Setup of job 9660:
Design attitude_estimation, start of the top module:
module attitude_estimation(
    input clk,
    input reset,
    output SCLK,
    output MOSI,
    input  MISO_G,
    output SS_G,
    input  MISO_A,
    output SS_A,
    output [15:0] gyro_x,
    output [15:0] gyro_y,
    output [15:0] accl_x,
    output [15:0] accl_y,
    output [15:0] accl_z
    );
    wire read_ready;
    wire [7:0] read_data;
    wire TREADY;
    wire TVALID;
    wire [103:0] TDATA;
    spi_master master (.clk(clk),
                       .reset(reset),
                       .read_ready(read_ready),
                       .read_data(read_data),
                       .SCLK(SCLK),
                       .MOSI(MOSI),
                       .MISO_G(MISO_G),
                       .SS_G(SS_G),
                       .MISO_A(MISO_A),
                       .SS_A(SS_A));
    spi_axis_bridge bridge (.clk(clk),
                            .reset(reset),
                            .read_ready(read_ready),
                            .read_data(read_data),
                            .TREADY(TREADY),
                            .TVALID(TVALID),
                            .TDATA(TDATA));
    preprocessor preprocessor (.clk(clk),
                               .reset(reset),
                               .RAW_GYRO_X({TDATA[95:88], TDATA[103:96]}),
                               .RAW_GYRO_Y({TDATA[79:72], TDATA[87:80]}),
                               .RAW_ACCL_X({TDATA[55:48], TDATA[63:56]}),
                               .RAW_ACCL_Y({TDATA[31:24], TDATA[39:32]}),
                               .RAW_ACCL_Z({TDATA[7:0], TDATA[15:8]}),
                               .GYRO_X(gyro_x),
                               .GYRO_Y(gyro_y),
                               .ACCL_X(accl_x),
                               .ACCL_Y(accl_y),
                               .ACCL_Z(accl_z),
                               .TREADY(TREADY),
  ...
Size: roughly 230 flip-flops, ~88 I/O pins, roughly 40000 um^2 of cells after synthesis.
Settings: LEC_CHECK=0, CAP_MARGIN=20, CELL_PAD_IN_SITES_GLOBAL_PLACEMENT=1, CORE_MARGIN=2, CORE_UTILIZATION=40, GPL_ROUTABILITY_DRIVEN=0, PLACE_DENSITY_LB_ADDON=0.24, SLEW_MARGIN=20; clock period 16.0 ns.
run.sh (not shown) runs the stock make flow with config.mk's settings and CLKGATE_MAP_FILE=.
#### Input delta (job 9529 over job 9660)
- an added CELL_PAD_IN_SITES_DETAIL_PLACEMENT of 1
- an added PLACE_DENSITY of 0.87
- an added TNS_END_PERCENT of 80
- a deleted PLACE_DENSITY_LB_ADDON that had been 0.24
- a change of the clock period (ns, I/O delays scaled along) from 16.0 to 12.0
Findings:
- In job 9529 the implementation ran to completion but is not tape-out ready, as the final checks report setup timing.
- The number of signal-net buffers in the layout in job 9529 sits 240% above the value recorded for job 9660.
- Looking only at DRC violation total after the first TritonRoute iteration, and setting everything else aside, the higher value of job 9529 and job 9660 goes to job 9529.
- Job 9529: sum of negative setup slack is 0.43 ns lower than what job 9660 reported.
- Job 9529 against job 9660: wire length reported by the detailed router rose by about 46%, number of cells on the worst reg-to-reg path comparable, wire length of the first global-routing pass picked up an extra about 28%, clock share of power shows an increase of 3.8 points, final antenna diode count lower.
- Of the two candidates, job 9660 has the better number of vias after detailed routing and job 9529 the worse one.
## Diff of input files: job 7121 against job 9529
- removing CELL_PAD_IN_SITES_DETAIL_PLACEMENT (formerly 1)
- removing PLACE_DENSITY (formerly 0.87)
- removing CELL_PAD_IN_SITES_GLOBAL_PLACEMENT (formerly 1)
- removing GPL_ROUTABILITY_DRIVEN (formerly 0)
- removing TNS_END_PERCENT (formerly 80)
- changing the clock period (ns, I/O delays scaled along) from 12.0 to 16.0
Findings:
Job 7121: PASS, flow complete, no timing, DRC or antenna violations
Job 9529 → job 7121: count of flip-flops and latches closely matched the old numbers, non-clock buffer count decreased by 71% relative to the old numbers.
Looking at capture point of the critical path, the preprocessor.Unit_Delay3_out1[10] result is from job 7121; the preprocessor.Unit_Delay_out1[13] one comes from job 9529.
In the final reports, the cell area of job 7121 is smaller than that of job 9529.
Input changes introduced in job 6680 (baseline for comparison: job 7121):
- CTS_CLUSTER_DIAMETER now 21, previously not set
- CELL_PAD_IN_SITES_GLOBAL_PLACEMENT now 2, previously not set
- GPL_TIMING_DRIVEN now 1, previously not set
- CTS_CLUSTER_SIZE now 31, previously not set
- GPL_ROUTABILITY_DRIVEN now 0, previously not set
- CORE_ASPECT_RATIO now 0.95, previously not set
- PLACE_DENSITY_LB_ADDON now 0.0, previously not set
- CORE_MARGIN now 7, was 2
- MIN_ROUTING_LAYER now met2, previously not set
- CORE_UTILIZATION now 65, was 40
- HOLD_SLACK_MARGIN now 0.22, previously not set
- SLEW_MARGIN now 35, was 20
- SETUP_SLACK_MARGIN now 2.77, previously not set
Notes after the runs:
- Job 6680 terminated abnormally: global placement without I/O reported FLW-0024.
- Die area delta (job 6680 − job 7121): favourable
- Compared with job 7121, job 6680 shows vertical die dimension that has gone down by more than 10%.
- Job 6680 ends up with a initial core utilization that is 26 points higher than in job 7121.
> inputs changed (job 6680 -> job 6056)
- clearing CELL_PAD_IN_SITES_GLOBAL_PLACEMENT, which used to be 2
- clearing GPL_ROUTABILITY_DRIVEN, which used to be 0
- clearing MIN_ROUTING_LAYER, which used to be met2
- clearing CORE_ASPECT_RATIO, which used to be 0.95
- swapping 2.77 for 1.36 in SETUP_SLACK_MARGIN
- swapping 7 for 2 in CORE_MARGIN
- clearing HOLD_SLACK_MARGIN, which used to be 0.22
- swapping 31 for 51 in CTS_CLUSTER_SIZE
- clearing GPL_TIMING_DRIVEN, which used to be 1
- clearing CTS_CLUSTER_DIAMETER, which used to be 21
- swapping 65 for 72 in CORE_UTILIZATION
- swapping 35 for 20 in SLEW_MARGIN
- swapping 16.0 for 5.3 in the clock period (ns, I/O delays scaled along)
==> comparison <==
Job 6056: it failed with a tool error in clock tree synthesis, so there are no final results. Compared with job 6680, vertical extent of the die in job 6056 decreased by a few percent. Lower die width goes to job 6056 over job 6680. Taking job 6056 over job 6680, the area enclosed by the die boundary ratio works out to 0.837. Sort job 6056 and job 6680 by total number of placement rows asc -> top: job 6056. Job 6056 vs. job 6680: core region area lower, initial core utilization went up by 6.9 points.
Edits applied to the flow inputs when going from job 6056 to job 2520:
- SETUP_SLACK_MARGIN no longer set, was 1.36
- PLACE_DENSITY_LB_ADDON no longer set, was 0.0
- MAX_ROUTING_LAYER now met4, previously not set
- CTS_CLUSTER_SIZE no longer set, was 51
- CORE_UTILIZATION now 65, was 72
- the clock period (ns, I/O delays scaled along) now 10.8, was 5.3
Findings:
Flow for job 6056 halted at clock tree synthesis, error code DPL-0038.
| job 2520 | all stages done | FAIL | setup timing |
Synthesized area per cell came out exactly the same in job 6056 and job 2520.
Job 2520 vs job 6056, placed wire-length estimate after detailed placement went down by about 37%.
Chip width sits higher in job 2520 than in job 6056.
In job 2520, the cell row count came out 5 above the value in job 6056.
Final weighted congestion in routability-driven placement: job 6056 and job 2520 compared, lower one is job 6056
Power and IR drop assume default switching activity.
